==> flow/design.v <==
module signal_generator(input clk25,
       input rst,
       output hsyncOut,
       output vsyncOut,
       output [9:0] xposOut,
       output [9:0] yposOut);
reg
[9:0] xpos;
reg
[9:0] ypos;
wire
endline = (xpos == 799);
always
@(posedge clk25) begin
 if (rst || endline)
   xpos <= 0;
 else
   xpos <= xpos + 1;
end
always
@(posedge clk25) begin
 if (rst)
  ypos <= 0;
 else if (endline) begin
  if (ypos == 520)
   ypos <= 0;
  else
   ypos <= ypos + 1; 
 end
end
reg
hsync, vsync;
always
@(posedge clk25) begin
 if (rst) begin
 hsync <= 1'b1;
 vsync <= 1'b1;
 end else begin
 hsync <= ~(xpos > 664 && xpos
<= 759);   
 vsync <= ~(ypos == 490 || ypos ==
491);    
 end
end
assign
hsyncOut = hsync;
assign
vsyncOut = vsync;
assign
xposOut = xpos;
assign
yposOut = ypos;
endmodule
module game(input clk25,
    input rst,
    input [9:0] xpos,
    input [9:0] ypos,
    input rota,
    input rotb,
    input de,
    output red,
    output green,
    output blue);
reg [8:0] paddlePosition;
reg [27:0] counter;
always @(posedge clk25)
begin
 if (rst) begin
  counter <= 0;
  paddlePosition <= 160;
 end
 else begin
  counter <= counter + 1;
  if (counter == 250_000)
    begin
      counter <= 0;
if(rota || rotb)
begin
 if(rota) begin
  if(paddlePosition < 520)         
   paddlePosition <= paddlePosition + 3 ; 
 end
 else if(rotb) begin
  if(paddlePosition >= 0)         
   paddlePosition <= paddlePosition - 3;  
 end
end
end
 end
end
reg [9:0] ballX;
reg [8:0] ballY;
reg ballXpos, ballYpos;
reg Xbounce, Ybounce;
wire endOfFrame = (xpos == 0 && ypos == 480);
integer b; 
always @(posedge clk25) begin
 if (rst) begin
  ballX <= 0;
  ballY <= 0;
 end
 else if (endOfFrame) begin  
  if (ballX == 0 && ballY == 0) begin   
  ballX <= 25;
  ballY <= 280;  
  end
  else begin
   if (ballXpos ^ Xbounce) 
    ballX <= ballX + b;  
   else 
    ballX <= ballX - b;  
   if (ballYpos ^ Ybounce) 
    ballY <= ballY + b;   
   else
    ballY <= ballY - b;   
  end
 end 
end
reg [5:0] missTimer; 
reg brick_alive1;
reg brick_alive2;
reg brick_alive3;
reg brick_alive4;
reg brick_alive5;
reg brick_alive6;
reg brick_alive7;
reg brick_alive8;
reg brick_alive9; 
reg brick_alive10;
reg brick_alive11;
reg brick_alive12;
reg brick_alive13;
reg brick_alive14;
reg brick_alive15;
reg brick_alive16;
reg brick_alive17;
reg brick_alive18;
reg brick_alive19;
reg brick_alive20;
reg brick_alive21;
reg brick_alive22;
reg brick_alive23;
reg brick_alive24;
reg brick_alive25;
reg brick_alive26;
reg brick_alive27;
reg brick_alive28;
reg brick_alive29;
reg brick_alive30;
reg brick_alive31;
reg brick_alive32;
reg brick_alive33;
reg brick_alive34;
reg brick_alive35;
reg brick_alive36;
reg brick_alive37;
reg brick_alive38;  
reg brick_alive39;
reg brick_alive40;
reg brick_alive41;
reg brick_alive42;
reg brick_alive43;
reg brick_alive44;
reg brick_alive45; 
reg brick_alive46;
reg brick_alive47;
reg brick_alive48;
reg brick_alive49;
reg brick_alive50;
reg brick_alive51;
reg brick_alive52;
reg brick_alive53;
reg brick_alive54;
reg brick_alive55;
reg brick_alive56;
reg brick_alive57;
reg brick_alive58;
reg brick_alive59;
reg brick_alive60;
reg brick_alive61;
reg brick_alive62;
reg brick_alive63;
reg brick_alive64;
reg brick_alive65;
reg brick_alive66;
reg brick_alive67;
reg brick_alive68;
reg brick_alive69;
reg brick_alive70;
reg brick_alive71;
reg brick_alive72;
reg brick_alive73;
reg brick_alive74;
reg brick_alive75;
reg brick_alive76;
reg brick_alive77;
reg brick_alive78;
reg brick_alive79;
reg brick_alive80;
reg brick_alive81;
reg brick_alive82;
reg brick_alive83;
reg brick_alive84;
reg brick_alive85;
reg brick_alive86;
reg brick_alive87;
reg brick_alive88;
reg brick_alive89;
reg brick_alive90;
reg brick_alive91;
reg brick_alive92;
reg brick_alive93;
reg brick_alive94;
reg brick_alive95;
reg brick_alive96;
wire area = (xpos < 640 && ypos < 480);
wire top = (area && ypos <= 10);
wire bottom = (area && ypos >= 476);
wire left = (area && xpos <= 3);
wire right = (area && xpos >= 637);
wire border = (area && (left || right || top ));
wire brick1 = ((area && xpos >= 13 && xpos <=55 && ypos<=50 && ypos>=30)&& brick_alive1);
wire brick2 = ((area && xpos >= 65 && xpos <=107 && ypos<=50 && ypos>=30)&& brick_alive2);
wire brick3 = ((area && xpos >= 117 && xpos <=159 && ypos<=50 && ypos>=30)&& brick_alive3);
wire brick4 = ((area && xpos >= 169 && xpos <=211 && ypos<=50 && ypos>=30)&& brick_alive4);
wire brick5 = ((area && xpos >= 221 && xpos <=263 && ypos<=50 && ypos>=30)&& brick_alive5);
wire brick6 = ((area && xpos >= 273 && xpos <=315 && ypos<=50 && ypos>=30)&& brick_alive6);
wire brick7 = ((area && xpos >= 325 && xpos <=367 && ypos<=50 && ypos>=30)&& brick_alive7);
wire brick8 = ((area && xpos >= 377 && xpos <=419 && ypos<=50 && ypos>=30)&& brick_alive8);
wire brick9 = ((area && xpos >= 429 && xpos <=471 && ypos<=50 && ypos>=30)&& brick_alive9);
wire brick10 = ((area && xpos >= 481 && xpos <=523 && ypos<=50 && ypos>=30)&& brick_alive10);
wire brick11 = ((area && xpos >= 533 && xpos <=575 && ypos<=50 && ypos>=30)&& brick_alive11);
wire brick12 = ((area && xpos >= 585 && xpos <=627 && ypos<=50 && ypos>=30)&& brick_alive12);
wire brick13 = ((area && xpos >= 13 && xpos <=55 && ypos<=80 && ypos>=60)&& brick_alive13);
wire brick14 = ((area && xpos >= 65 && xpos <=107 && ypos<=80 && ypos>=60)&& brick_alive14);
wire brick15 = ((area && xpos >= 117 && xpos <=159 && ypos<=80 && ypos>=60)&& brick_alive15);
wire brick16 = ((area && xpos >= 169 && xpos <=211 && ypos<=80 && ypos>=60)&& brick_alive16);
wire brick17 = ((area && xpos >= 221 && xpos <=263 && ypos<=80 && ypos>=60)&& brick_alive17);
wire brick18 = ((area && xpos >= 273 && xpos <=315 && ypos<=80 && ypos>=60)&& brick_alive18);
wire brick19 = ((area && xpos >= 325 && xpos <=367 && ypos<=80 && ypos>=60)&& brick_alive19);
wire brick20 = ((area && xpos >= 377 && xpos <=419 && ypos<=80 && ypos>=60)&& brick_alive20);
wire brick21 = ((area && xpos >= 429 && xpos <=471 && ypos<=80 && ypos>=60)&& brick_alive21);
wire brick22 = ((area && xpos >= 481 && xpos <=523 && ypos<=80 && ypos>=60)&& brick_alive22);
wire brick23 = ((area && xpos >= 533 && xpos <=575 && ypos<=80 && ypos>=60)&& brick_alive23);
wire brick24 = ((area && xpos >= 585 && xpos <=627 && ypos<=80 && ypos>=60)&& brick_alive24);
wire brick25 = ((area && xpos >= 13 && xpos <=55 && ypos<=110 && ypos>=90)&& brick_alive25);
wire brick26 = ((area && xpos >= 65 && xpos <=107 && ypos<=110 && ypos>=90)&& brick_alive26);
wire brick27 = ((area && xpos >= 117 && xpos <=159 && ypos<=110 && ypos>=90)&& brick_alive27);
wire brick28 = ((area && xpos >= 169 && xpos <=211 && ypos<=110 && ypos>=90)&& brick_alive28);
wire brick29 = ((area && xpos >= 221 && xpos <=263 && ypos<=110 && ypos>=90)&& brick_alive29);
wire brick30 = ((area && xpos >= 273 && xpos <=315 && ypos<=110 && ypos>=90)&& brick_alive30);
wire brick31 = ((area && xpos >= 325 && xpos <=367 && ypos<=110 && ypos>=90)&& brick_alive31);
wire brick32 = ((area && xpos >= 377 && xpos <=419 && ypos<=110 && ypos>=90)&& brick_alive32);
wire brick33 = ((area && xpos >= 429 && xpos <=471 && ypos<=110 && ypos>=90)&& brick_alive33);
wire brick34 = ((area && xpos >= 481 && xpos <=523 && ypos<=110 && ypos>=90)&& brick_alive34);
wire brick35 = ((area && xpos >= 533 && xpos <=575 && ypos<=110 && ypos>=90)&& brick_alive35);
wire brick36 = ((area && xpos >= 585 && xpos <=627 && ypos<=110 && ypos>=90)&& brick_alive36);
wire brick37 = ((area && xpos >= 13 && xpos <=55 && ypos<=140 && ypos>=120)&& brick_alive37);
wire brick38 = ((area && xpos >= 65 && xpos <=107 && ypos<=140 && ypos>=120)&& brick_alive38);
wire brick39 = ((area && xpos >= 117 && xpos <=159 && ypos<=140 && ypos>=120)&& brick_alive39);
wire brick40 = ((area && xpos >= 169 && xpos <=211 && ypos<=140 && ypos>=120)&& brick_alive40);
wire brick41 = ((area && xpos >= 221 && xpos <=263 && ypos<=140 && ypos>=120)&& brick_alive41);
wire brick42 = ((area && xpos >= 273 && xpos <=315 && ypos<=140 && ypos>=120)&& brick_alive42);
wire brick43 = ((area && xpos >= 325 && xpos <=367 && ypos<=140 && ypos>=120)&& brick_alive43);
wire brick44 = ((area && xpos >= 377 && xpos <=419 && ypos<=140 && ypos>=120)&& brick_alive44);
wire brick45 = ((area && xpos >= 429 && xpos <=471 && ypos<=140 && ypos>=120)&& brick_alive45);
wire brick46 = ((area && xpos >= 481 && xpos <=523 && ypos<=140 && ypos>=120)&& brick_alive46);
wire brick47 = ((area && xpos >= 533 && xpos <=575 && ypos<=140 && ypos>=120)&& brick_alive47);
wire brick48 = ((area && xpos >= 585 && xpos <=627 && ypos<=140 && ypos>=120)&& brick_alive48);
wire brick49 = ((area && xpos >= 13 && xpos <=55 && ypos<=170 && ypos>=150)&& brick_alive49);
wire brick50 = ((area && xpos >= 65 && xpos <=107 && ypos<=170 && ypos>=150)&& brick_alive50);
wire brick51 = ((area && xpos >= 117 && xpos <=159 && ypos<=170 && ypos>=150)&& brick_alive51);
wire brick52 = ((area && xpos >= 169 && xpos <=211 && ypos<=170 && ypos>=150)&& brick_alive52);
wire brick53 = ((area && xpos >= 221 && xpos <=263 && ypos<=170 && ypos>=150)&& brick_alive53);
wire brick54 = ((area && xpos >= 273 && xpos <=315 && ypos<=170 && ypos>=150)&& brick_alive54);
wire brick55 = ((area && xpos >= 325 && xpos <=367 && ypos<=170 && ypos>=150)&& brick_alive55);
wire brick56 = ((area && xpos >= 377 && xpos <=419 && ypos<=170 && ypos>=150)&& brick_alive56);
wire brick57 = ((area && xpos >= 429 && xpos <=471 && ypos<=170 && ypos>=150)&& brick_alive57);
wire brick58 = ((area && xpos >= 481 && xpos <=523 && ypos<=170 && ypos>=150)&& brick_alive58);
wire brick59 = ((area && xpos >= 533 && xpos <=575 && ypos<=170 && ypos>=150)&& brick_alive59);
wire brick60 = ((area && xpos >= 585 && xpos <=627 && ypos<=170 && ypos>=150)&& brick_alive60);
wire brick61 = ((area && xpos >= 13 && xpos <=55 && ypos<=200 && ypos>=180)&& brick_alive61);
wire brick62 = ((area && xpos >= 65 && xpos <=107 && ypos<=200 && ypos>=180)&& brick_alive62);
wire brick63 = ((area && xpos >= 117 && xpos <=159 && ypos<=200 && ypos>=180)&& brick_alive63);
wire brick64 = ((area && xpos >= 169 && xpos <=211 && ypos<=200 && ypos>=180)&& brick_alive64);
wire brick65 = ((area && xpos >= 221 && xpos <=263 && ypos<=200 && ypos>=180)&& brick_alive65);
wire brick66 = ((area && xpos >= 273 && xpos <=315 && ypos<=200 && ypos>=180)&& brick_alive66);
wire brick67 = ((area && xpos >= 325 && xpos <=367 && ypos<=200 && ypos>=180)&& brick_alive67);
wire brick68 = ((area && xpos >= 377 && xpos <=419 && ypos<=200 && ypos>=180)&& brick_alive68);
wire brick69 = ((area && xpos >= 429 && xpos <=471 && ypos<=200 && ypos>=180)&& brick_alive69);
wire brick70 = ((area && xpos >= 481 && xpos <=523 && ypos<=200 && ypos>=180)&& brick_alive70);
wire brick71 = ((area && xpos >= 533 && xpos <=575 && ypos<=200 && ypos>=180)&& brick_alive71);
wire brick72 = ((area && xpos >= 585 && xpos <=627 && ypos<=200 && ypos>=180)&& brick_alive72);
wire brick73 = ((area && xpos >= 13 && xpos <=55 && ypos<=230 && ypos>=210)&& brick_alive73);
wire brick74 = ((area && xpos >= 65 && xpos <=107 && ypos<=230 && ypos>=210)&& brick_alive74);
wire brick75 = ((area && xpos >= 117 && xpos <=159 && ypos<=230 && ypos>=210)&& brick_alive75);
wire brick76 = ((area && xpos >= 169 && xpos <=211 && ypos<=230 && ypos>=210)&& brick_alive76);
wire brick77 = ((area && xpos >= 221 && xpos <=263 && ypos<=230 && ypos>=210)&& brick_alive77);
wire brick78 = ((area && xpos >= 273 && xpos <=315 && ypos<=230 && ypos>=210)&& brick_alive78);
wire brick79 = ((area && xpos >= 325 && xpos <=367 && ypos<=230 && ypos>=210)&& brick_alive79);
wire brick80 = ((area && xpos >= 377 && xpos <=419 && ypos<=230 && ypos>=210)&& brick_alive80);
wire brick81 = ((area && xpos >= 429 && xpos <=471 && ypos<=230 && ypos>=210)&& brick_alive81);
wire brick82 = ((area && xpos >= 481 && xpos <=523 && ypos<=230 && ypos>=210)&& brick_alive82);
wire brick83 = ((area && xpos >= 533 && xpos <=575 && ypos<=230 && ypos>=210)&& brick_alive83);
wire brick84 = ((area && xpos >= 585 && xpos <=627 && ypos<=230 && ypos>=210)&& brick_alive84);
wire brick85 = ((area && xpos >= 13 && xpos <=55 && ypos<=260 && ypos>=240)&& brick_alive85);
wire brick86 = ((area && xpos >= 65 && xpos <=107 && ypos<=260 && ypos>=240)&& brick_alive86);
wire brick87 = ((area && xpos >= 117 && xpos <=159 && ypos<=260 && ypos>=240)&& brick_alive87);
wire brick88 = ((area && xpos >= 169 && xpos <=211 && ypos<=260 && ypos>=240)&& brick_alive88);
wire brick89 = ((area && xpos >= 221 && xpos <=263 && ypos<=260 && ypos>=240)&& brick_alive89);
wire brick90 = ((area && xpos >= 273 && xpos <=315 && ypos<=260 && ypos>=240)&& brick_alive90);
wire brick91 = ((area && xpos >= 325 && xpos <=367 && ypos<=260 && ypos>=240)&& brick_alive91);
wire brick92 = ((area && xpos >= 377 && xpos <=419 && ypos<=260 && ypos>=240)&& brick_alive92);
wire brick93 = ((area && xpos >= 429 && xpos <=471 && ypos<=260 && ypos>=240)&& brick_alive93);
wire brick94 = ((area && xpos >= 481 && xpos <=523 && ypos<=260 && ypos>=240)&& brick_alive94);
wire brick95 = ((area && xpos >= 533 && xpos <=575 && ypos<=260 && ypos>=240)&& brick_alive95);
wire brick96 = ((area && xpos >= 585 && xpos <=627 && ypos<=260 && ypos>=240)&& brick_alive96);
integer a;
wire paddle = (xpos >= paddlePosition+4 && xpos <= paddlePosition+80+a && ypos >= 440 && ypos <= 447); 
wire ball = (xpos >= ballX && xpos <= ballX+5 && ypos >= ballY && ypos <= ballY+5); 
wire background = (area && !(border || paddle || ball));
wire missed = area && missTimer != 0;
assign red   = { missed || border || paddle || ball || brick1 || brick2 || brick3 || brick4 || brick5 || brick6 || brick7 || brick8 
                                                 || brick9 || brick10 || brick11 || brick12 || brick13 || brick14 || brick15 || brick16 
                 || brick17 || brick18 || brick19 || brick20 || brick21 || brick22 || brick23 || brick24 
                 || brick73 || brick74 || brick75 || brick76 || brick77 || brick78 || brick79 || brick80 
                 || brick81 || brick82 || brick83 || brick84 || brick85 || brick86 || brick87 || brick88 
                 || brick89 || brick90 || brick91 || brick92 || brick93 || brick94 || brick95 || brick96};
assign green = {  missed ||  border || paddle ||ball || brick25 || brick26 || brick27 || brick28 || brick29 || brick32
                 || brick33 || brick34 || brick35 || brick36 || brick37 || brick38 || brick39 || brick40 
                 || brick41 || brick42 || brick43 || brick44 || brick45 || brick46 || brick47 || brick48 
                 || brick49 || brick50 || brick51 || brick52 || brick53 || brick54 || brick55 || brick56 
                 || brick57 || brick58 || brick59 || brick60 || brick61 || brick62 || brick63 || brick64 
                 || brick65 || brick66 || brick67 || brick68 || brick69 || brick70 || brick71 || brick72 
                 || brick73 || brick74 || brick75 || brick76 || brick77 || brick78 || brick79 || brick80 
                 || brick81 || brick82 || brick83 || brick84 || brick85 || brick86 || brick87 || brick88 
                 || brick89 || brick90 || brick91 || brick92 || brick93 || brick94 || brick95 || brick96 };
assign blue  = {  missed ||  border || paddle || ball || brick25 || brick26 || brick27 || brick28 || brick29 || brick30 || brick31 || brick32 
                 || brick33 || brick34 || brick35 || brick36 || brick37 || brick38 || brick39 || brick40 
               || brick41 || brick42 || brick43 || brick44 || brick45 || brick46 || brick47 || brick48};
always @(posedge clk25) begin
 if (rst) begin
  Xbounce <= 0;
  Ybounce <= 0;
  ballXpos <= 1;
  ballYpos <= 1;
  missTimer <= 0;
a=4;
b=3;
brick_alive1=1;
brick_alive2=1;
brick_alive3=1;
brick_alive4=1;
brick_alive5=1;
brick_alive6=1;
brick_alive7=1;
brick_alive8=1;
brick_alive9=1;
brick_alive10=1;
brick_alive11=1;
brick_alive12=1;
brick_alive13=1;
brick_alive14=1;
brick_alive15=1;
brick_alive16=1;
brick_alive17=1;
brick_alive18=1;
brick_alive19=1;
brick_alive20=1;
brick_alive21=1;
brick_alive22=1;
brick_alive23=1;
brick_alive24=1;
brick_alive25=1;
brick_alive26=1;
brick_alive27=1;
brick_alive28=1;
brick_alive29=1;
brick_alive30=1;
brick_alive31=1;
brick_alive32=1;
brick_alive33=1;
brick_alive34=1;
brick_alive35=1;
brick_alive36=1;
brick_alive37=1;
brick_alive38=1;
brick_alive39=1;
brick_alive40=1;
brick_alive41=1;
brick_alive42=1;
brick_alive43=1;
brick_alive44=1;
brick_alive45=1;
brick_alive46=1;
brick_alive47=1;
brick_alive48=1;
brick_alive49=1;
brick_alive50=1;
brick_alive51=1;
brick_alive52=1;
brick_alive53=1;
brick_alive54=1;
brick_alive55=1;
brick_alive56=1;
brick_alive57=1;
brick_alive58=1;
brick_alive59=1;
brick_alive60=1;
brick_alive61=1;
brick_alive62=1;
brick_alive63=1;
brick_alive64=1;
brick_alive65=1;
brick_alive66=1;
brick_alive67=1;
brick_alive68=1;
brick_alive69=1;
brick_alive70=1;
brick_alive71=1;
brick_alive72=1;
brick_alive73=1;
brick_alive74=1;
brick_alive75=1;
brick_alive76=1;
brick_alive77=1;
brick_alive78=1;
brick_alive79=1;
brick_alive80=1;
brick_alive81=1;
brick_alive82=1;
brick_alive83=1;
brick_alive84=1;
brick_alive85=1;
brick_alive86=1;
brick_alive87=1;
brick_alive88=1;
brick_alive89=1;
brick_alive90=1;
brick_alive91=1;
brick_alive92=1;
brick_alive93=1;
brick_alive94=1;
brick_alive95=1;
brick_alive96=1;
 end
 else if (!endOfFrame) begin
  if (ball && (left || right))
   Xbounce <= 1;
  if (ball && (top || bottom || (paddle && ballYpos)))
   Ybounce <= 1;
  if (ball && bottom)
   missTimer <= 60; 
   if (de==1'b1) begin
a=4;
b=3;
brick_alive1=1;
brick_alive2=1;
brick_alive3=1;
brick_alive4=1;
brick_alive5=1;
brick_alive6=1;
brick_alive7=1;
brick_alive8=1;
brick_alive9=1; 
brick_alive10=1;
brick_alive11=1;
brick_alive12=1;
brick_alive13=1;
brick_alive14=1;
brick_alive15=1;
brick_alive16=1;
brick_alive17=1;
brick_alive18=1;
brick_alive19=1;
brick_alive20=1;
brick_alive21=1;
brick_alive22=1;
brick_alive23=1;
brick_alive24=1;
brick_alive25=1;
brick_alive26=1;
brick_alive27=1;
brick_alive28=1;
brick_alive29=1;
brick_alive30=1;
brick_alive31=1;
brick_alive32=1;
brick_alive33=1;
brick_alive34=1;
brick_alive35=1;
brick_alive36=1;
brick_alive37=1;
brick_alive38=1;  
brick_alive39=1;
brick_alive40=1;
brick_alive41=1;
brick_alive42=1;
brick_alive43=1;
brick_alive44=1;
brick_alive45=1; 
brick_alive46=1;
brick_alive47=1;
brick_alive48=1;
brick_alive49=1;
brick_alive50=1;
brick_alive51=1;
brick_alive52=1;
brick_alive53=1;
brick_alive54=1;
brick_alive55=1;
brick_alive56=1;
brick_alive57=1;
brick_alive58=1;
brick_alive59=1;
brick_alive60=1;
brick_alive61=1;
brick_alive62=1;
brick_alive63=1;
brick_alive64=1;
brick_alive65=1;
brick_alive66=1;
brick_alive67=1;
brick_alive68=1;
brick_alive69=1;
brick_alive70=1;
brick_alive71=1;
brick_alive72=1;
brick_alive73=1;
brick_alive74=1;
brick_alive75=1;
brick_alive76=1;
brick_alive77=1;
brick_alive78=1;
brick_alive79=1;
brick_alive80=1;
brick_alive81=1;
brick_alive82=1;
brick_alive83=1;
brick_alive84=1;
brick_alive85=1;
brick_alive86=1;
brick_alive87=1;
brick_alive88=1;
brick_alive89=1;
brick_alive90=1;
brick_alive91=1;
brick_alive92=1;
brick_alive93=1;
brick_alive94=1;
brick_alive95=1;
brick_alive96=1;
   end
     if (ball && (area && xpos >= 13 && xpos <=55 && ypos<=50 && ypos>=30)) 
     brick_alive1 = 0;
     if (ball && (area && xpos >= 65 && xpos <=107 && ypos<=50 && ypos>=30)) 
     brick_alive2=0;
     if (ball&& (area && xpos >= 117 && xpos <=159 && ypos<=50 && ypos>=30))
     brick_alive3=0;
     if ( ball && (area && xpos >= 169 && xpos <=211 && ypos<=50 && ypos>=30)) 
    brick_alive4=0;
     if ( ball && (area && xpos >= 221 && xpos <=263 && ypos<=50 && ypos>=30)) 
    brick_alive5=0;
     if ( ball&& (area && xpos >= 273 && xpos <=315 && ypos<=50 && ypos>=30)) 
    brick_alive6=0;
     if (ball&& (area && xpos >= 325 && xpos <=367 && ypos<=50 && ypos>=30)) begin
    brick_alive7=0;
    end
     if ( ball&& (area && xpos >= 377 && xpos <=419 && ypos<=50 && ypos>=30)) begin
    brick_alive8=0;
    end
     if ( ball&& (area && xpos >= 429 && xpos <=471 && ypos<=50 && ypos>=30)) begin
    brick_alive9=0;
    end
     if ( ball && (area && xpos >= 481 && xpos <=523 && ypos<=50 && ypos>=30)) begin
    brick_alive10=0;
    end
     if ( ball && (area && xpos >= 533 && xpos <=575 && ypos<=50 && ypos>=30)) begin
    brick_alive11=0;
    end
     if ( ball && (area && xpos >= 585 && xpos <=627 && ypos<=50 && ypos>=30)) begin
    brick_alive12=0;
    end
     if (ball && (area && xpos >= 13 && xpos <=55 && ypos<=80 && ypos>=60))begin
     brick_alive13 = 0;
    end
     if (ball && (area && xpos >= 65 && xpos <=107 && ypos<=80 && ypos>=60)) begin
     brick_alive14=0;
    end
     if (ball&& (area && xpos >= 117 && xpos <=159 && ypos<=80 && ypos>=60))begin
     brick_alive15=0;
    end
     if ( ball && (area && xpos >= 169 && xpos <=211 && ypos<=80 && ypos>=60)) begin
    brick_alive16=0;
    end
     if ( ball && (area && xpos >= 221 && xpos <=263 && ypos<=80 && ypos>=60)) begin
    brick_alive17=0;
    end
     if ( ball&& (area && xpos >= 273 && xpos <=315 && ypos<=80 && ypos>=60)) begin
    brick_alive18=0;
    end
     if (ball&& (area && xpos >= 325 && xpos <=367 && ypos<=80 && ypos>=60)) begin
    brick_alive19=0;
    end
     if ( ball&& (area && xpos >= 377 && xpos <=419 && ypos<=80 && ypos>=60)) begin
    brick_alive20=0;
    end
     if ( ball&& (area && xpos >= 429 && xpos <=471 && ypos<=80 && ypos>=60)) begin
    brick_alive21=0;
    end
     if ( ball && (area && xpos >= 481 && xpos <=523 && ypos<=80 && ypos>=60)) begin
    brick_alive22=0;
    end
     if ( ball && (area && xpos >= 533 && xpos <=575 && ypos<=80 && ypos>=60)) begin
    brick_alive23=0;
    end
     if ( ball && (area && xpos >= 585 && xpos <=627 && ypos<=80 && ypos>=60)) begin
    brick_alive24=0;
    end
     if (ball && (area && xpos >= 13 && xpos <=55 && ypos<=110 && ypos>=90)) begin
     brick_alive25 = 0;
    end
     if (ball && (area && xpos >= 65 && xpos <=107 && ypos<=110 && ypos>=90)) begin
     brick_alive26=0;
    end
     if (ball&& (area && xpos >= 117 && xpos <=159 && ypos<=110 && ypos>=90))begin
     brick_alive27=0;
    end
     if ( ball && (area && xpos >= 169 && xpos <=211 && ypos<=110 && ypos>=90)) begin
    brick_alive28=0;
    end
     if ( ball && (area && xpos >= 221 && xpos <=263 && ypos<=110 && ypos>=90)) begin
    brick_alive29=0;
    end
     if ( ball&& (area && xpos >= 273 && xpos <=315 && ypos<=110 && ypos>=90)) begin
    brick_alive30=0;
    a=40;
    end
     if (ball&& (area && xpos >= 325 && xpos <=367 && ypos<=110 && ypos>=90)) begin
    brick_alive31=0;
    b=5;
    end
     if ( ball&& (area && xpos >= 377 && xpos <=419 && ypos<=110 && ypos>=90)) begin
    brick_alive32=0;
    end
     if ( ball&& (area && xpos >= 429 && xpos <=471 && ypos<=110 && ypos>=90)) begin
    brick_alive33=0;
    end
     if ( ball && (area && xpos >= 481 && xpos <=523 && ypos<=110 && ypos>=90)) begin
    brick_alive34=0;
    end
     if ( ball && (area && xpos >= 533 && xpos <=575 && ypos<=110 && ypos>=90)) begin
    brick_alive35=0;
    end
     if ( ball && (area && xpos >= 585 && xpos <=627 && ypos<=110 && ypos>=90)) begin
    brick_alive36=0;
    end
     if (ball && (area && xpos >= 13 && xpos <=55 && ypos<=140 && ypos>=120))begin
     brick_alive37 = 0;
    end
     if (ball && (area && xpos >= 65 && xpos <=107 && ypos<=140 && ypos>=120)) begin
     brick_alive38=0;
    end
     if (ball&& (area && xpos >= 117 && xpos <=159 && ypos<=140 && ypos>=120))begin
     brick_alive39=0;
    end
     if ( ball && (area && xpos >= 169 && xpos <=211 && ypos<=140 && ypos>=120)) begin
    brick_alive40=0;
    end
     if ( ball && (area && xpos >= 221 && xpos <=263 && ypos<=140 && ypos>=120)) begin
    brick_alive41=0;
    end
     if ( ball&& (area && xpos >= 273 && xpos <=315 && ypos<=140 && ypos>=120)) begin
    brick_alive42=0;
    end
     if (ball&& (area && xpos >= 325 && xpos <=367 && ypos<=140 && ypos>=120)) begin
    brick_alive43=0;
    end
     if ( ball&& (area && xpos >= 377 && xpos <=419 && ypos<=140 && ypos>=120)) begin
    brick_alive44=0;
    end
     if ( ball&& (area && xpos >= 429 && xpos <=471 && ypos<=140 && ypos>=120)) begin
    brick_alive45=0;
    end
     if ( ball && (area && xpos >= 481 && xpos <=523 && ypos<=140 && ypos>=120)) begin
    brick_alive46=0;
    end
     if ( ball && (area && xpos >= 533 && xpos <=575 && ypos<=140 && ypos>=120)) begin
    brick_alive47=0;
    end
     if ( ball && (area && xpos >= 585 && xpos <=627 && ypos<=140 && ypos>=120)) begin
    brick_alive48=0;
    end
     if (ball && (area && xpos >= 13 && xpos <=55 && ypos<=170 && ypos>=150)) begin
     brick_alive49 = 0;
    end
     if (ball && (area && xpos >= 65 && xpos <=107 && ypos<=170 && ypos>=150)) begin
     brick_alive50=0;
    end
     if (ball&& (area && xpos >= 117 && xpos <=159 && ypos<=170 && ypos>=150))begin
     brick_alive51=0;
    end
     if ( ball && (area && xpos >= 169 && xpos <=211 && ypos<=170 && ypos>=150)) begin
    brick_alive52=0;
    end
     if ( ball && (area && xpos >= 221 && xpos <=263 && ypos<=170 && ypos>=150)) begin
    brick_alive53=0;
    end
     if ( ball&& (area && xpos >= 273 && xpos <=315 && ypos<=170 && ypos>=150)) begin
    brick_alive54=0;
    end
     if (ball&& (area && xpos >= 325 && xpos <=367 && ypos<=170 && ypos>=150)) begin
    brick_alive55=0;
    end
     if ( ball&& (area && xpos >= 377 && xpos <=419 && ypos<=170 && ypos>=150)) begin
    brick_alive56=0;
    end
     if ( ball&& (area && xpos >= 429 && xpos <=471 && ypos<=170 && ypos>=150)) begin
    brick_alive57=0;
    end
     if ( ball && (area && xpos >= 481 && xpos <=523 && ypos<=170 && ypos>=150)) begin
    brick_alive58=0;
    end
     if ( ball && (area && xpos >= 533 && xpos <=575 && ypos<=170 && ypos>=150)) begin
    brick_alive59=0;
    end
     if ( ball && (area && xpos >= 585 && xpos <=627 && ypos<=170 && ypos>=150)) begin
    brick_alive60=0;
    end
     if (ball && (area && xpos >= 13 && xpos <=55 && ypos<=200 && ypos>=180)) begin
     brick_alive61 = 0;
    end
     if (ball && (area && xpos >= 65 && xpos <=107 && ypos<=200 && ypos>=180)) begin
     brick_alive62=0;
    end
     if (ball&& (area && xpos >= 117 && xpos <=159 && ypos<=200 && ypos>=180))begin
     brick_alive63=0;
    end
     if ( ball && (area && xpos >= 169 && xpos <=211 && ypos<=200 && ypos>=180)) begin
    brick_alive64=0;
    end
     if ( ball && (area && xpos >= 221 && xpos <=263 && ypos<=200 && ypos>=180)) begin
    brick_alive65=0;
    end
     if ( ball&& (area && xpos >= 273 && xpos <=315 && ypos<=200 && ypos>=180)) begin
    brick_alive66=0;
    end
     if (ball&& (area && xpos >= 325 && xpos <=367 && ypos<=200 && ypos>=180)) begin
    brick_alive67=0;
    end
     if ( ball&& (area && xpos >= 377 && xpos <=419 && ypos<=200 && ypos>=180)) begin
    brick_alive68=0;
    end
     if ( ball&& (area && xpos >= 429 && xpos <=471 && ypos<=200 && ypos>=180)) begin
    brick_alive69=0;   
    end
     if ( ball && (area && xpos >= 481 && xpos <=523 && ypos<=200 && ypos>=180)) begin
    brick_alive70=0;
    end
     if ( ball && (area && xpos >= 533 && xpos <=575 && ypos<=200 && ypos>=180)) begin
    brick_alive71=0;
    end
     if ( ball && (area && xpos >= 585 && xpos <=627 && ypos<=200 && ypos>=180)) begin
    brick_alive72=0;
    end
     if (ball && (area && xpos >= 13 && xpos <=55 && ypos<=230 && ypos>=210)) begin
     brick_alive73 =0;
    end
     if (ball && (area && xpos >= 65 && xpos <=107 && ypos<=230 && ypos>=210)) begin
     brick_alive74=0;
    end
     if (ball&& (area && xpos >= 117 && xpos <=159 && ypos<=230 && ypos>=210))begin
     brick_alive75=0;
    end
     if ( ball && (area && xpos >= 169 && xpos <=211 && ypos<=230 && ypos>=210)) begin
    brick_alive76=0;
    end
     if ( ball && (area && xpos >= 221 && xpos <=263 && ypos<=230 && ypos>=210)) begin
    brick_alive77=0;
    end
     if ( ball&& (area && xpos >= 273 && xpos <=315 && ypos<=230 && ypos>=210)) begin
    brick_alive78=0;
    end
     if (ball&& (area && xpos >= 325 && xpos <=367 && ypos<=230 && ypos>=210)) begin
    brick_alive79=0;
    end
     if ( ball&& (area && xpos >= 377 && xpos <=419 && ypos<=230 && ypos>=210)) begin
    brick_alive80=0;
    end
     if ( ball&& (area && xpos >= 429 && xpos <=471 && ypos<=230 && ypos>=210)) begin
    brick_alive81=0;
    end
     if ( ball && (area && xpos >= 481 && xpos <=523 && ypos<=230 && ypos>=210)) begin
    brick_alive82=0;
    end
     if ( ball && (area && xpos >= 533 && xpos <=575 && ypos<=230 && ypos>=210)) begin
    brick_alive83=0;
    end
     if ( ball && (area && xpos >= 585 && xpos <=627 && ypos<=230 && ypos>=210)) begin
    brick_alive84=0;
    end
     if (ball && (area && xpos >= 13 && xpos <=55 && ypos<=260 && ypos>=240)) begin
     brick_alive85 = 0;
    end
     if (ball && (area && xpos >= 65 && xpos <=107 && ypos<=260 && ypos>=240)) begin
     brick_alive86=0;
    end
     if (ball&& (area && xpos >= 117 && xpos <=159 && ypos<=260 && ypos>=240))begin
     brick_alive87=0;
    end
     if ( ball && (area && xpos >= 169 && xpos <=211 && ypos<=260 && ypos>=240)) begin
    brick_alive88=0;
    end
     if ( ball && (area && xpos >= 221 && xpos <=263 && ypos<=260 && ypos>=240)) begin
    brick_alive89=0;
    end
     if ( ball&& (area && xpos >= 273 && xpos <=315 && ypos<=260 && ypos>=240)) begin
    brick_alive90=0;
    end
     if (ball&& (area && xpos >= 325 && xpos <=367 && ypos<=260 && ypos>=240)) begin
    brick_alive91=0;
    end
     if ( ball&& (area && xpos >= 377 && xpos <=419 && ypos<=260 && ypos>=240)) begin
    brick_alive92=0;
    end
     if ( ball&& (area && xpos >= 429 && xpos <=471 && ypos<=260 && ypos>=240)) begin
    brick_alive93=0;
    end
     if ( ball && (area && xpos >= 481 && xpos <=523 && ypos<=260 && ypos>=240)) begin
    brick_alive94=0;
    end
     if ( ball && (area && xpos >= 533 && xpos <=575 && ypos<=260 && ypos>=240)) begin
    brick_alive95=0;
    end
     if ( ball && (area && xpos >= 585 && xpos <=627 && ypos<=260 && ypos>=240)) begin
    brick_alive96=0;
    end    
 end
  else begin
  if (ballX == 0 && ballY == 0) begin 
   ballXpos <= 1;
   ballYpos <= 1;
   Xbounce <= 0;
   Ybounce <= 0;
  end 
  else begin
   if (Xbounce)
    ballXpos <= ~ballXpos;
   if (Ybounce)
    ballYpos <= ~ballYpos;   
   Xbounce <= 0;  
   Ybounce <= 0;  
   if (missTimer != 0)
    missTimer <= missTimer - 1;
  end
 end
end  
endmodule
module breakout(
    input  clk,
    input  rst,
    input  rota,
    input  rotb,
    input  de,
    output red,
    output green,
    output blue,
    output hsync,
    output vsync
    );
wire [9:0] xpos;
wire [9:0] ypos;
signal_generator signal_generator_inst(clk, rst, hsync, vsync, xpos, ypos);
game game_inst(clk, rst, xpos, ypos, ~rota, ~rotb, ~de, red, green, blue);
endmodule
==> flow/run.sh <==
#!/bin/bash
# the make line also repeats each setting of config.mk as NAME=value (left out here)
make -C /OpenROAD-flow-scripts/flow DESIGN_CONFIG=/design/flow/config.mk WORK_HOME=/design/flow/orfs CLKGATE_MAP_FILE= finish
==> flow/config.mk <==
export PLATFORM = sky130hd
export DESIGN_NAME = breakout
export DESIGN_NICKNAME = breakout
export VERILOG_FILES = /design/flow/design.v
export SDC_FILE = /design/flow/constraint.sdc
export NUM_CORES = 4
export LEC_CHECK = 0
export CAP_MARGIN = 35
export CELL_PAD_IN_SITES_DETAIL_PLACEMENT = 2
export CELL_PAD_IN_SITES_GLOBAL_PLACEMENT = 3
export CORE_ASPECT_RATIO = 1.21
export CORE_MARGIN = 3
export CORE_UTILIZATION = 18
export MIN_ROUTING_LAYER = met2
export PLACE_DENSITY_LB_ADDON = 0.26
export SLEW_MARGIN = 5
export TNS_END_PERCENT = 30
==> flow/constraint.sdc <==
create_clock -name core_clock -period 40.0 [get_ports {clk}]
set_input_delay 8.0000 -clock core_clock [delete_from_list [all_inputs] [get_ports {clk}]]
set_output_delay 8.0000 -clock core_clock [all_outputs]
set_load 0.01 [all_outputs]
==> results of run 1 <==
[layout make-up]
type	instances	area (um2)
Timing Repair Buffer	37	325
Clock inverter	14	168
Clock buffer	18	439
Inverter	57	214
Sequential cell	186	3720
Multi-Input combinational cell	1019	6940
Tap cell	808	1010
Fill cell	7008	47800
[layer usage]
layer	track usage, %	vias to the layer above	share of wire [%]	routed length, um
met2	26.4	3980	58	25100
met4	3.47	2	3.1	1350
met5	1.49	-	0.12	52
met1	-	4759	0	0
li1	-	4750	-	-
met3	26.2	149	39	16800
[per-stage QoR]
stage          std cells  hold WS [ns]  total power, mW  area, um2  setup slack [ns]
2_1_floorplan       1324         0.426            0.207      11100             28.76
4_1_cts             2138         0.474            0.402      12800             26.60
3_5_place_dp        2106         0.453            0.216      12200             27.18
5_1_grt             2139         0.502            0.415      12800             26.11
3_3_place_gp        2102         0.444            0.215      12100             27.34
6_report            2139         0.463            0.396      12800             26.43
==> results.txt, run 1 <==
flow finished, numbers: Worst Setup Start Kind flip-flop, GRT overflow 0, Critical Path Max Stage Delay around 0.69 ns, TritonCTS clock tree built, Core Region 60600 um2, internal power around 0.28 mW, XOR-XNOR Cells, Area Fraction around 7.4%, Vias/cell approximately 6.4, Critical Path Stages 19, ys cells roughly 1300, FMAX ~74 MHz, mux share 0.543%, Comb pwr share roughly 6.3%, Yosys reg bits 186, placement row count roughly 100, largest net degree at the start of global routing around 63, ys async rst share 0%, Sw Ratio between 20% and 30%, post-DP HPWL around 31000 um, first-pass GRT wire length 66700 um, # H-tree levels 4, Max-area cell share between 30 and 40%, class of the worst hold path flip-flop to flip-flop, Avg Cell Area, Syn roughly 8.4 um2, ANT nets after route 0, Ports 10, WP buf/inv 2, Sink Count between 150 and 200, Crit. Startpoint game_inst.paddlePosition[2], simple share a little over a fifth, GRT Total Usage between 20% and 30%, net count after synthesis 1432, Worst EP required 32.00 ns, root buffer cell clkbuf_16, IO Port Bufs 9, Die X about 230 um, Max FO, Critical Path 8, Synth Instances between 1000 and 1500, P_leak 4.50 nW, number of global-route vias before repair 16100, aoi share 21.5%, measured slew at the worst slew-check pin between 0.9 and 1 ns, adder share about an eighth, gpl congestion 0.809, clock share of power between 40% and 50%, crit path DAT 5.57 ns, nets about 1400, OpenROAD warning count 37, Clock Pin Slew Worst Setup and Hold Paths roughly 0.09 ns, register share after synthesis between 30% and 40%, vias ~14000, DRT iter0 DRCs approximately 1500, Synth top cells by count 186 x dfxtp_1, 154 x nor2_1, 112 x a21oi_1, Commonest flop dfxtp_1, Clk. pwr roughly 0.18 mW, Reg-to-Reg End game_inst.brick_alive3, diode count 0, post-CTS setup buffers 0, CTS max path bufs 2, hold path cells 1, Power Dens Cells about 31 nW/um2, worst path cell trace ha_1, inv_1, fa_1, nor2_1, a21oi_1, nor2b_1, o21ai_0, o21ai_0, a21oi_1, xor2_1, ha_1, nand4_1, a21oi_1, a21oi_1, o211a_1, nor4_1, nor4b_1, nand4_1, clkdlybuf4s50_1, critical path's most frequent cell a21oi_1, area of the mapped netlist ~11000 um2, Dominant comb cell AND-OR/OR-AND gates, max cap viols 0, Peak VDD IR around 0.033 mV, post-layout util about a fifth, cells resized by post-CTS repair 0, Synth cell types about 77, CP delay by family, top simple AND/OR/NAND/NOR gates, Final Max Slew Viols 0, unrepaired setup endpoints after global routing no, status no timing/DRC/antenna violations, Setup TNS 0 ns, Final Hold Viols 0, final WL between 40000 and 50000 um, Crit Path Category flip-flop to primary output, synth warn 2, CTS Buf Count 17, skew final ~0.021 ns, final period utilization 33.9%, P_comb approximately 0.025 mW, Hold Path End game_inst.counter[0], FP Core Util 18.3%, number of cells on the worst reg-to-reg path 14, cts hold-fix bufs 0, Top area cell types dfxtp_1 34%, ha_1 11%, nor2_1 5.2%, a21oi_1 5.1%, o22a_1 3.7%, sequential share of power between 40% and 50%, largest area contributor in the netlist dfxtp_1, final worst path period need 13.57 ns, Yosys chip area approximately 11000 um2, clk latency late pin approximately 0.49 ns, end point of the critical path green, R2R Path Start game_inst.ballX[0], slowest CP cell nor4b_1, Finish-stage setup viols 0, antenna violations before repair 0, Psw between 0.1 and 0.15 mW, Crit. End Element primary output, top power group sequential cells, Post-synth EDFFs 0, R2R setup slack ~36 ns, P&R area growth vs syn 15.9%, DRC Markers 0, drt wl/cell 20.2 um, Hold Crit Start game_inst.counter[0], Die Height 279 um, Pre-antenna DRT Iters 5, most common cell in the netlist dfxtp_1, Max-slew headroom 35.7%, Sequential Power 0.187 mW, Chip Area 64500 um2
==> inputs of run 2 (changes only) <==
Settings changed: CAP_MARGIN 35 to 20, CELL_PAD_IN_SITES_DETAIL_PLACEMENT 2 to unset, CELL_PAD_IN_SITES_GLOBAL_PLACEMENT 3 to unset, CORE_ASPECT_RATIO 1.21 to unset, CORE_MARGIN 3 to 2, CORE_UTILIZATION 18 to 40, MIN_ROUTING_LAYER met2 to unset, PLACE_DENSITY_LB_ADDON 0.26 to unset, SLEW_MARGIN 5 to 20, TNS_END_PERCENT 30 to unset.
==> results.txt, run 2 <==
flow finished, numbers: ANT nets after route 0, sequential share of power between 40% and 50%, Max-area cell share around a third, WP buf/inv 1, area of the mapped netlist about 11000 um2, top power group sequential cells, Final WS setup about 27 ns, skew final 0.0215 ns, crit path DAT ~5.2 ns, Die Height 170 um, dpl cells roughly 1600, vias 9682, XOR-XNOR Cells, Area Fraction between 7 and 8%, Final Hold Viols 0, FP Core Util around two fifths, Vias/cell just under 6, # H-tree levels 4, GRT overflow 0, number of global-route vias before repair a little over 9000, Pre-antenna DRT Iters 6, net count after synthesis approximately 1400, Avg Cell Area, Syn around 8.4 um2, TritonCTS clock tree built, Synth cell types 77, unrepaired setup endpoints after global routing no, gpl congestion approximately 0.87, GRT Total Usage roughly 21%, P&R area growth vs syn 9.80%, critical path's most frequent cell a21oi_1, mux share less than 1%, clock share of power a little under half, diode count 0, Chip Area about 29000 um2, Finish-stage setup viols 0, ys cells approximately 1300, status no timing/DRC/antenna violations, register share after synthesis between 30% and 40%, post-DP HPWL about 20000 um, most common cell in the netlist dfxtp_1, pre-CTS WS roughly 27 ns, drt wl/cell ~18 um, Psw between 0.1 and 0.15 mW, Sequential Power between 0.15 and 0.2 mW, Power Dens Cells approximately 33 nW/um2, Synth top cells by count 186 x dfxtp_1, 154 x nor2_1, 112 x a21oi_1, post-layout util approximately 45%, Max-slew headroom 29.1%, ys async rst share 0%, Top area cell types dfxtp_1 34%, ha_1 11%, nor2_1 5.2%, a21oi_1 5.1%, o22a_1 3.7%, CP delay by family, top AND-OR/OR-AND gates, Hold Crit Start game_inst.counter[0], Ports 10, largest area contributor in the netlist dfxtp_1, synth warn 2, Sw Ratio 28.3%, Worst EP required between 30 and 40 ns, post-CTS setup buffers 0, measured slew at the worst slew-check pin approximately 1.1 ns, R2R Path Start game_inst.paddlePosition[4], hold path cells 1, Yosys reg bits around 190, number of cells on the worst reg-to-reg path 16, Reg-to-Reg End game_inst.Ybounce, slowest CP cell nor4b_1, antenna violations before repair 0, class of the worst hold path flip-flop to flip-flop, Clock Pin Slew Worst Setup and Hold Paths around 0.080 ns, worst path cell trace ha_1, ha_1, a21oi_1, nor2b_1, o21ai_0, o21ai_0, a21oi_1, xor2_1, ha_1, nand4_1, a21oi_1, a21oi_1, o211a_1, nor4_1, nor4b_1, o21ai_0, clkdlybuf4s50_1, Commonest flop dfxtp_1, largest net degree at the start of global routing about 95, Hold Path End game_inst.counter[0], max cap viols 0, OpenROAD warning count 37, Max FO, Critical Path 10, final worst path period need between 10 and 15 ns, placement row count about 60, Synth Instances roughly 1300, Non-Filler Instances between 1500 and 2000, first-pass GRT wire length 47700 um, internal power 0.284 mW, Clk. pwr roughly 0.19 mW, Dominant comb cell AND-OR/OR-AND gates, cells resized by post-CTS repair 0, Yosys chip area between 10000 and 15000 um2, Crit Path Category flip-flop to primary output, Sink Count 186, Worst Setup Start Kind flip-flop, Post-synth EDFFs 0, Crit. End Element primary output, CTS max path bufs 2, final WL ~29000 um, Setup TNS 0 ns, Core Region roughly 27000 um2, IO Port Bufs 9, P_comb approximately 0.022 mW, P_leak between 4 and 5 nW, Critical Path Stages 17, nets approximately 1400, root buffer cell clkbuf_16, end point of the critical path blue, simple share a little over a fifth, adder share 11.9%, Crit. Startpoint game_inst.paddlePosition[4], aoi share around 22%, clk latency late pin around 0.45 ns, Final Max Slew Viols 0, FMAX roughly 76 MHz, Critical Path Max Stage Delay roughly 0.60 ns, DRC Markers 0, Comb pwr share roughly 5.6%, R2R setup slack roughly 36 ns, DRT iter0 DRCs between 700 and 800, CTS Buf Count 17, Die X about 170 um, final period utilization 32.9%, cts hold-fix bufs 0, Peak VDD IR 0.0246 mV
run 2: layout make-up:
type | count | area [um2]
fill | 2674 | 14900
multi-input combinational | 1019 | 6930
sequential | 186 | 3720
tap | 341 | 427
clock buffer | 17 | 425
clock inverter | 15 | 229
inverter | 57 | 214
timing repair buffer | 23 | 195
run 2: per-layer routing:
metal / routed length, um / track usage, % / vias up / part of all wire [%]
met5: 0 / 0 / - / 0
met4: 704 / 7.13 / 0 / 2.4
met3: 1260 / 2.53 / 51 / 4.3
met2: 13300 / 33.4 / 237 / 45
met1: 14000 / 28.1 / 4606 / 48
li1: - / - / 4788 / -
run 2: metrics by stage:
| stage | hold slack [ns] | power (mW) | cell area (um2) |
|---|---|---|---|
| floorplan | 0.426 | 0.207 | 11100 |
| global placement | 0.445 | 0.213 | 11500 |
| detailed placement | 0.454 | 0.213 | 11500 |
| CTS | 0.473 | 0.399 | 12100 |
| global route | 0.491 | 0.409 | 12100 |
| finish | 0.467 | 0.396 | 12100 |
==> inputs of run 3 (changes only) <==
Settings changed: ABC_AREA set to 1, CAP_MARGIN 20 to 15, CORE_ASPECT_RATIO set to 0.72, CORE_UTILIZATION 40 to 72, CTS_CLUSTER_DIAMETER set to 202, CTS_CLUSTER_SIZE set to 70, GPL_ROUTABILITY_DRIVEN set to 0, HOLD_SLACK_MARGIN set to 0.3, MAX_ROUTING_LAYER set to met4, PLACE_DENSITY_LB_ADDON set to 0.01, SETUP_SLACK_MARGIN set to 2.11.
Clock period 40.0 ns to 7.37 ns, I/O delays scaled along.
==> results.txt, run 3 <==
flow finished, numbers: hold_ws 0.487 ns, Synth cell types around 56, P&R area growth vs syn 7.08%, measured slew at the worst slew-check pin 0.850 ns, CP delay by family, top simple AND/OR/NAND/NOR gates, power consumption between 2 and 2.5 mW, clk latency late pin 0.46 ns, largest area contributor in the netlist dfxtp_1, Crit. Startpoint game_inst.paddlePosition[4], ys cells ~1800, register share after synthesis between 20% and 30%, Critical Path Max Stage Delay roughly 0.5 ns, status no timing/DRC/antenna violations, ANT nets after route 0, post-DP HPWL around 25000 um, CTS Buf Count 17, WP buf/inv 1, Top area cell types dfxtp_1 30%, nand2_1 11%, ha_1 9.9%, nor2_1 9.0%, a21oi_1 5.6%, worst path cell trace ha_1, ha_1, nand2_1, a21oi_2, xnor2_1, ha_1, nand2_1, nor2_2, nand2_1, nand3_1, nand3_1, nand2_1, nand2_1, nand3_1, nand3_2, nor2_4, nand2_1, clkdlybuf4s50_1, Critical Path Stages 18, Core Region roughly 17000 um2, hold path cells 2, Max FO, Critical Path 7, Clock Pin Slew Worst Setup and Hold Paths around 0.080 ns, FP Core Util between 70% and 80%, most common cell in the netlist nand2_1, first-pass GRT wire length between 50000 and 60000 um, class of the worst hold path flip-flop to flip-flop, Ports 10, R2R Path Start signal_generator_inst.ypos[0], IO Port Bufs 9, CTS max path bufs 2, crit path DAT roughly 3.7 ns, Comb pwr share 7.4%, critical path's most frequent cell nand2_1, FMAX approximately 200 MHz, aoi share a little over an eighth, Crit Path Category flip-flop to primary output, placement row count approximately 40, net count after synthesis 1951, Avg Cell Area, Syn between 6 and 7 um2, Peak VDD IR about 0.1 mV, Reg-to-Reg End game_inst.brick_alive45, Finish-stage setup viols 0, max cap viols 0, Dominant comb cell simple AND/OR/NAND/NOR gates, # H-tree levels 4, root buffer cell clkbuf_16, clock share of power 45.4%, mux share 0%, pre-CTS WS ~2.3 ns, Synth Instances about 1800, Yosys reg bits 186, P_comb 0.158 mW, DR WL met3 roughly 4300 um, Max-area cell share between 20 and 30%, XOR-XNOR Cells, Area Fraction 4.14%, Crit. End Element primary output, slowest CP cell clkdlybuf4s50_1, nets between 1500 and 2000, Chip Area about 18000 um2, final worst path period need 5.13 ns, Final WS setup between 2 and 2.5 ns, top sig layer met4, Max-slew headroom roughly 43%, ys async rst share 0%, end point of the critical path blue, met2 routed WL around 15000 um, Final Max Slew Viols 0, Sink Count between 150 and 200, final period utilization a little over two thirds, internal power between 1.5 and 2 mW, vias 12700, Setup TNS 0 ns, Vias/cell 6.09, Die X 159 um, area of the mapped netlist ~12000 um2, DRT met1 WL 14900 um, TritonCTS clock tree built, number of cells on the worst reg-to-reg path 11, Final Hold Viols 0, antenna violations before repair 0, Worst Setup Start Kind flip-flop, adder share between 10% and 20%, largest net degree at the start of global routing around 80, final WL between 30000 and 40000 um, P_leak slightly below 6 nW, Worst EP required ~5.9 ns, Commonest flop dfxtp_1, cts hold-fix bufs 0, Hold Path End game_inst.brick_alive58, unrepaired setup endpoints after global routing yes, Sw Ratio between 20% and 30%, GRT Total Usage 39.0%, Post-synth EDFFs 0, Sequential Power between 1 and 1.5 mW, Pre-antenna DRT Iters 8, Power Dens Cells 161 nW/um2, OpenROAD warning count 38, Yosys chip area between 10000 and 15000 um2, Synth top cells by count 370 x nand2_1, 299 x nor2_1, 186 x dfxtp_1, Clk. pwr 0.978 mW, Hold Crit Start game_inst.brick_alive58, skew final 0.0157 ns, drt wl/cell 16.8 um, DRC Markers 0, synth warn 2, GRT overflow 0, Die Height 116 um, sequential share of power a little under half, Psw ~0.60 mW, R2R setup slack approximately 3.1 ns, DRT iter0 DRCs between 1500 and 2000, simple share roughly 33%, number of global-route vias before repair 11700, FILL cells 1335, top power group sequential cells, diode count 0
==> run 3: layout make-up <==
type                            instances  area (um2)  area share, %
Clock inverter                         15         193           1.44
Timing Repair Buffer                   22         190           1.42
Clock buffer                           17         425           3.18
Tap cell                              231         289           2.16
Inverter                              204         769           5.76
Multi-Input combinational cell       1403        7760           58.1
Sequential cell                       186        3730           27.9
==> run 3: routing by layer <==
layer / track usage [%] / vias up
met4: 14.2 / 0
met1: 51.1 / 5704
met2: 58.5 / 763
li1: - / 6067
met5: - / -
met3: 10.3 / 121
==> run 3: repair_timing <==
item / in CTS / in global routing
endpoints found under the hold margin: 0 / 0
buffers inserted: 0 / 5
pin swaps: 0 / 3
endpoints found under the setup margin: 3 / 3
resized: 7 / 19
==> run 3: through the flow <==
step	cell area, um2	util (%)	std cells
finish	13400	79.4	2078
global route	13400	79.4	2078
CTS	13200	78.7	2073
detailed placement	12600	74.9	2041
global placement	12600	74.9	2041
floorplan	12500	-	1843
==> inputs of run 4 (changes only) <==
Settings changed: CAP_MARGIN 15 to 20, CELL_PAD_IN_SITES_DETAIL_PLACEMENT set to 0, CELL_PAD_IN_SITES_GLOBAL_PLACEMENT set to 1, CORE_ASPECT_RATIO 0.72 to 0.84, CORE_MARGIN 2 to 5, CORE_UTILIZATION 72 to 40, CTS_CLUSTER_DIAMETER 202 to unset, CTS_CLUSTER_SIZE 70 to 37, GPL_TIMING_DRIVEN set to 1, HOLD_SLACK_MARGIN 0.3 to -0.1, MAX_ROUTING_LAYER met4 to unset, MIN_ROUTING_LAYER set to met2, PLACE_DENSITY_LB_ADDON 0.01 to unset, SETUP_SLACK_MARGIN 2.11 to unset, SLEW_MARGIN 20 to 25, TNS_END_PERCENT set to 70.
Clock period 7.37 ns to 18.4 ns, I/O delays scaled along.
==> results.txt, run 4 <==
flow finished, numbers: status complete, but fails checks, layout check faults DRC, Critical Path Stages 17, XOR-XNOR Cells, Area Fraction under 10%, ys async rst share 0%, Synth cell types 56, area of the mapped netlist 12500 um2, Power Dens Cells 63.5 nW/um2, Setup TNS 0 ns, GRT Total Usage around a third, Commonest flop dfxtp_1, GRT overflow 0, mux share 0%, M3 GR Usage between 50% and 60%, antenna violations before repair 0, Peak VDD IR about 0.063 mV, first-pass GRT wire length 62600 um, slowest CP cell clkdlybuf4s50_1, Max-slew headroom 36.5%, Clk. pwr between 0.3 and 0.4 mW, GR Layer Usage met2 38.7%, top power group sequential cells, cts hold-fix bufs 0, Worst EP required between 10 and 15 ns, Yosys chip area approximately 12000 um2, max cap viols 0, class of the worst hold path flip-flop to flip-flop, IO Port Bufs 9, Vias/cell approximately 7.5, Crit. End Element primary output, simple share between 30% and 40%, synth warn 2, Top area cell types dfxtp_1 30%, nand2_1 11%, ha_1 9.9%, nor2_1 9.0%, a21oi_1 5.6%, Synth Instances 1843, CP delay by family, top simple AND/OR/NAND/NOR gates, clk latency late pin between 0.4 and 0.5 ns, routing usage on met1 0%, Dominant comb cell simple AND/OR/NAND/NOR gates, Die Height ~170 um, drt wl/cell around 18 um, vias 16700, root buffer cell clkbuf_16, most common cell in the netlist nand2_1, number of cells on the worst reg-to-reg path 11, final WL roughly 40000 um, post-CTS setup buffers 0, R2R setup slack around 14 ns, skew final about 0.011 ns, Sequential Power 0.406 mW, Critical Path Max Stage Delay around 0.56 ns, ys cells ~1800, largest area contributor in the netlist dfxtp_1, aoi share between 10 and 15%, Hold Path End game_inst.missTimer[0], CTS max path bufs 2, Sink Count 186, final period utilization about 43%, Finish-stage setup viols 0, hold_ws roughly 0.47 ns, Comb pwr share ~7.4%, nets between 1500 and 2000, Yosys reg bits ~190, power consumption about 0.85 mW, gr busiest metal met3, Hold Crit Start game_inst.missTimer[0], CTS Buf Count 17, Pre-antenna DRT Iters 52, unrepaired setup endpoints after global routing no, Reg-to-Reg End game_inst.brick_alive88, end point of the critical path red, R2R Path Start signal_generator_inst.ypos[0], FP Core Util about two fifths, DRT iter0 DRCs roughly 2300, Avg Cell Area, Syn roughly 6.8 um2, measured slew at the worst slew-check pin 0.952 ns, Crit Path Category flip-flop to primary output, Ports 10, P&R area growth vs syn 7.54%, number of global-route vias before repair 17700, Post-synth EDFFs 0, Die X slightly above 200 um, Psw approximately 0.24 mW, FMAX 128 MHz, Final Hold Viols 0, OpenROAD warning count 39, adder share a little over a tenth, Worst Setup Start Kind flip-flop, net count after synthesis about 2000, TritonCTS clock tree built, post-DP HPWL around 28000 um, register share after synthesis 29.8%, P_leak approximately 5.9 nW, worst path cell trace inv_1, o21ai_0, nand3_1, nor3_1, xor2_1, ha_1, a21o_1, nor2_1, nand2_1, nand2_1, nand2_1, a21oi_1, nand3_4, nand3_1, inv_1, nand3_1, clkdlybuf4s50_1, diode count 0, WP buf/inv 3, P_comb about 0.063 mW, final worst path period need just under 8 ns, Final Max Slew Viols 0, largest net degree at the start of global routing 80, Sw Ratio 27.7%, crit path DAT roughly 4.2 ns, internal power 0.616 mW, DRC Markers 2, # H-tree levels 4, Clock Pin Slew Worst Setup and Hold Paths around 0.080 ns, Core Region approximately 30000 um2, cells resized by post-CTS repair 0, ANT nets after route 0, clock share of power ~45%, Synth top cells by count 370 x nand2_1, 299 x nor2_1, 186 x dfxtp_1, hold path cells 2, Crit. Startpoint game_inst.ballY[0], Max FO, Critical Path 8, Max-area cell share ~30%, placement row count approximately 59, sequential share of power between 40% and 50%, Chip Area 34800 um2
==> run 4: per-stage QoR <==
stage | setup slack (ns) | cell area, um2 | std cells | utilization [%]
3_5_place_dp | 11.15 | 12800 | 2209 | 41.6
3_3_place_gp | 11.23 | 12800 | 2209 | 41.6
6_report | 10.57 | 13400 | 2239 | 43.5
4_1_cts | 10.64 | 13400 | 2239 | 43.5
2_1_floorplan | 12.11 | 12500 | 1843 | -
5_1_grt | 10.16 | 13400 | 2239 | 43.5
==> run 4: layer usage <==
| layer | up-vias | share of wire, % |
|---|---|---|
| li1 | 6002 | - |
| met1 | 6014 | 0 |
| met2 | 4331 | 49 |
| met3 | 357 | 44 |
| met4 | 16 | 6.1 |
| met5 | - | 0.96 |
==> run 4: final cells by class <==
type,instances,area [um2]
multi-input combinational,1403,7680
clock buffer,18,439
sequential,186,3720
clock inverter,12,135
fill,3316,17400
timing repair buffer,20,173
tap,396,495
inverter,204,769
==> inputs of run 5 (changes only) <==
Settings changed: ABC_AREA 1 to unset, CELL_PAD_IN_SITES_DETAIL_PLACEMENT 0 to unset, CELL_PAD_IN_SITES_GLOBAL_PLACEMENT 1 to 2, CORE_ASPECT_RATIO 0.84 to 1.99, CORE_MARGIN 5 to 2, CORE_UTILIZATION 40 to 56, CTS_CLUSTER_DIAMETER set to 391, CTS_CLUSTER_SIZE 37 to 48, GPL_ROUTABILITY_DRIVEN 0 to unset, GPL_TIMING_DRIVEN 1 to unset, HOLD_SLACK_MARGIN -0.1 to unset, MIN_ROUTING_LAYER met2 to unset, PLACE_DENSITY set to 0.35, SETUP_SLACK_MARGIN set to 4.79, SLEW_MARGIN 25 to 35, TNS_END_PERCENT 70 to 40.
Clock period 18.4 ns to 40.0 ns, I/O delays scaled along.
==> results.txt, run 5 <==
yosys + openroad results -> stop err [ERROR GPL-0301] Utilization 104.258 % exceeds 100%., largest area contributor in the netlist dfxtp_1, Chip Area roughly 21000 um2, area of the mapped netlist around 11000 um2, Stop stage 3_1_place_gp_skip_io, ys async rst share 0%, Post-synth EDFFs 0, Avg Cell Area, Syn between 8 and 9 um2, Yosys reg bits 186, Max-area cell share about a third, Die Height just over 200 um, net count after synthesis between 1000 and 1500, status stopped before the end, Yosys chip area ~11000 um2, XOR-XNOR Cells, Area Fraction between 7 and 8%, Synth Instances ~1300, register share after synthesis approximately a third, mux share 0.543%, Synth top cells by count 186 x dfxtp_1, 154 x nor2_1, 112 x a21oi_1, Top area cell types dfxtp_1 34%, ha_1 11%, nor2_1 5.2%, a21oi_1 5.1%, o22a_1 3.7%, adder share a little under an eighth, most common cell in the netlist dfxtp_1, synth warn 2, ys cells between 1000 and 1500, placement row count 72, Dominant comb cell AND-OR/OR-AND gates, aoi share ~22%, Synth cell types about 77, Die X 104 um, Commonest flop dfxtp_1, Core Region slightly below 20000 um2, simple share a little over a fifth, FP Core Util a little under three fifths
==> inputs of run 6 (changes only) <==
Settings changed: ABC_AREA set to 1, CAP_MARGIN 20 to 5, CELL_PAD_IN_SITES_GLOBAL_PLACEMENT 2 to unset, CORE_ASPECT_RATIO 1.99 to 0.83, CORE_UTILIZATION 56 to 72, CTS_CLUSTER_DIAMETER 391 to 90, CTS_CLUSTER_SIZE 48 to 72, GPL_ROUTABILITY_DRIVEN set to 0, HOLD_SLACK_MARGIN set to 0.28, MAX_ROUTING_LAYER set to met4, PLACE_DENSITY 0.35 to unset, PLACE_DENSITY_LB_ADDON set to 0.01, SETUP_SLACK_MARGIN 4.79 to 2.18, SLEW_MARGIN 35 to 40, TNS_END_PERCENT 40 to unset.
Clock period 40.0 ns to 7.37 ns, I/O delays scaled along.
==> results.txt, run 6 <==
flow finished, numbers: Peak VDD IR 0.147 mV, Max FO, Critical Path 7, register share after synthesis 29.8%, vias approximately 12000, clock share of power about 45%, number of cells on the worst reg-to-reg path 11, adder share a little over a tenth, P&R area growth vs syn 6.59%, Reg-to-Reg End game_inst.brick_alive18, ANT nets after route 0, GRT overflow 0, Synth cell types 56, # H-tree levels 4, internal power 1.54 mW, number of global-route vias before repair 11200, cts hold-fix bufs 0, Final Max Slew Viols 0, root buffer cell clkbuf_16, R2R Path Start signal_generator_inst.ypos[0], diode count 0, Chip Area between 15000 and 20000 um2, class of the worst hold path flip-flop to flip-flop, synth warn 2, Synth top cells by count 370 x nand2_1, 299 x nor2_1, 186 x dfxtp_1, CTS Buf Count 17, simple share between 30% and 40%, Setup TNS 0 ns, Hold Path End game_inst.missTimer[0], mux share 0%, antenna violations before repair 0, ys cells between 1500 and 2000, Worst EP required 5.90 ns, DRT iter0 DRCs 1370, Critical Path Stages 19, Crit. Startpoint game_inst.paddlePosition[4], Max-area cell share 29.8%, unrepaired setup endpoints after global routing no, Yosys chip area 12500 um2, Dominant comb cell simple AND/OR/NAND/NOR gates, Sequential Power roughly 1.0 mW, XOR-XNOR Cells, Area Fraction roughly 4.1%, GRT Total Usage between 30% and 40%, skew final about 0.022 ns, Clk. pwr about 0.95 mW, max cap viols 0, Sw Ratio 27.2%, Pre-antenna DRT Iters 8, net count after synthesis 1951, Psw ~0.58 mW, largest net degree at the start of global routing between 60 and 70, CP delay by family, top simple AND/OR/NAND/NOR gates, Post-synth EDFFs 0, Commonest flop dfxtp_1, final worst path period need about 5 ns, Hold Crit Start game_inst.missTimer[0], slowest CP cell dfxtp_4, P_comb approximately 0.15 mW, FP Core Util roughly three quarters, FMAX slightly above 200 MHz, critical path's most frequent cell nand2_1, drt wl/cell around 16 um, nets roughly 1900, Yosys reg bits 186, Worst Setup Start Kind flip-flop, P_leak 5.92 nW, Final WS setup 2.45 ns, measured slew at the worst slew-check pin about 0.81 ns, aoi share a little over an eighth, sequential share of power 48.0%, Sink Count 186, ys async rst share 0%, Finish-stage setup viols 0, OpenROAD warning count 38, Die Height roughly 120 um, final period utilization between 60 and 70%, Core Region 16800 um2, Top area cell types dfxtp_1 30%, nand2_1 11%, ha_1 9.9%, nor2_1 9.0%, a21oi_1 5.6%, Crit Path Category flip-flop to primary output, Vias/cell about 6, hold path cells 2, CTS max path bufs 2, Ports 10, clk latency late pin 0.45 ns, post-DP HPWL approximately 23000 um, Comb pwr share between 7 and 8%, area of the mapped netlist between 10000 and 15000 um2, final WL ~34000 um, DRC Markers 0, Power Dens Cells ~160 nW/um2, top power group sequential cells, first-pass GRT wire length 54600 um, pre-CTS WS approximately 2.4 ns, Final Hold Viols 0, Critical Path Max Stage Delay between 0.3 and 0.4 ns, placement row count about 43, placed instance area 12600 um2, R2R setup slack 3.65 ns, Die X 148 um, end point of the critical path red, largest area contributor in the netlist dfxtp_1, Clock Pin Slew Worst Setup and Hold Paths about 0.08 ns, most common cell in the netlist nand2_1, WP buf/inv 3, TritonCTS clock tree built, Crit. End Element primary output, status no timing/DRC/antenna violations, IO Port Bufs 9, Max-slew headroom between 40 and 50%, Synth Instances ~1800, crit path DAT approximately 3.5 ns, worst path cell trace ha_1, ha_1, nand2_1, a21oi_1, xnor2_1, ha_1, nand2_1, nor2_2, nand2_1, nand3_1, nand3_1, nand2_1, nand2_1, nand3_1, nand3_2, buf_4, inv_1, nand3_1, dlymetal6s2s_1, area of all placed cells without fillers 13300 um2, Avg Cell Area, Syn between 6 and 7 um2
[run 6: what timing repair did]
action | in CTS | in global routing
gates resized | 10 | 15
setup buffers | 0 | 1
pin swaps | 0 | 1
gates cloned | 0 | 0
setup endpoints to repair | 3 | 3
[run 6: per-layer routing]
metal  routed length, um  part of all wire (%)  track usage [%]
met1               14000                    42             47.8
met2               15200                    45             61.4
met3                3460                    10             8.50
met4                 856                   2.6             11.5
met5                   0                     0                -
[run 6: final cells by class]
cell class              instances  area [um2]
multi-input cells            1403        7740
flip-flops and latches        186        3740
fillers                      1256        3540
inverters                     204         769
clock buffers                  17         425
well taps                     225         282
clock inverters                15         178
repair buffers                 18         165
[run 6: stage by stage]
stage	util [%]	std cells	power, mW	hold WS (ns)
5_1_grt	79.0	2068	2.16	0.498
6_report	79.0	2068	2.11	0.472
2_1_floorplan	-	1843	1.15	0.433
4_1_cts	78.6	2067	2.11	0.471
3_3_place_gp	74.8	2035	1.18	0.447
3_5_place_dp	74.9	2035	1.18	0.460
Power figures rest on the tool's default switching activity, not on a simulated workload.
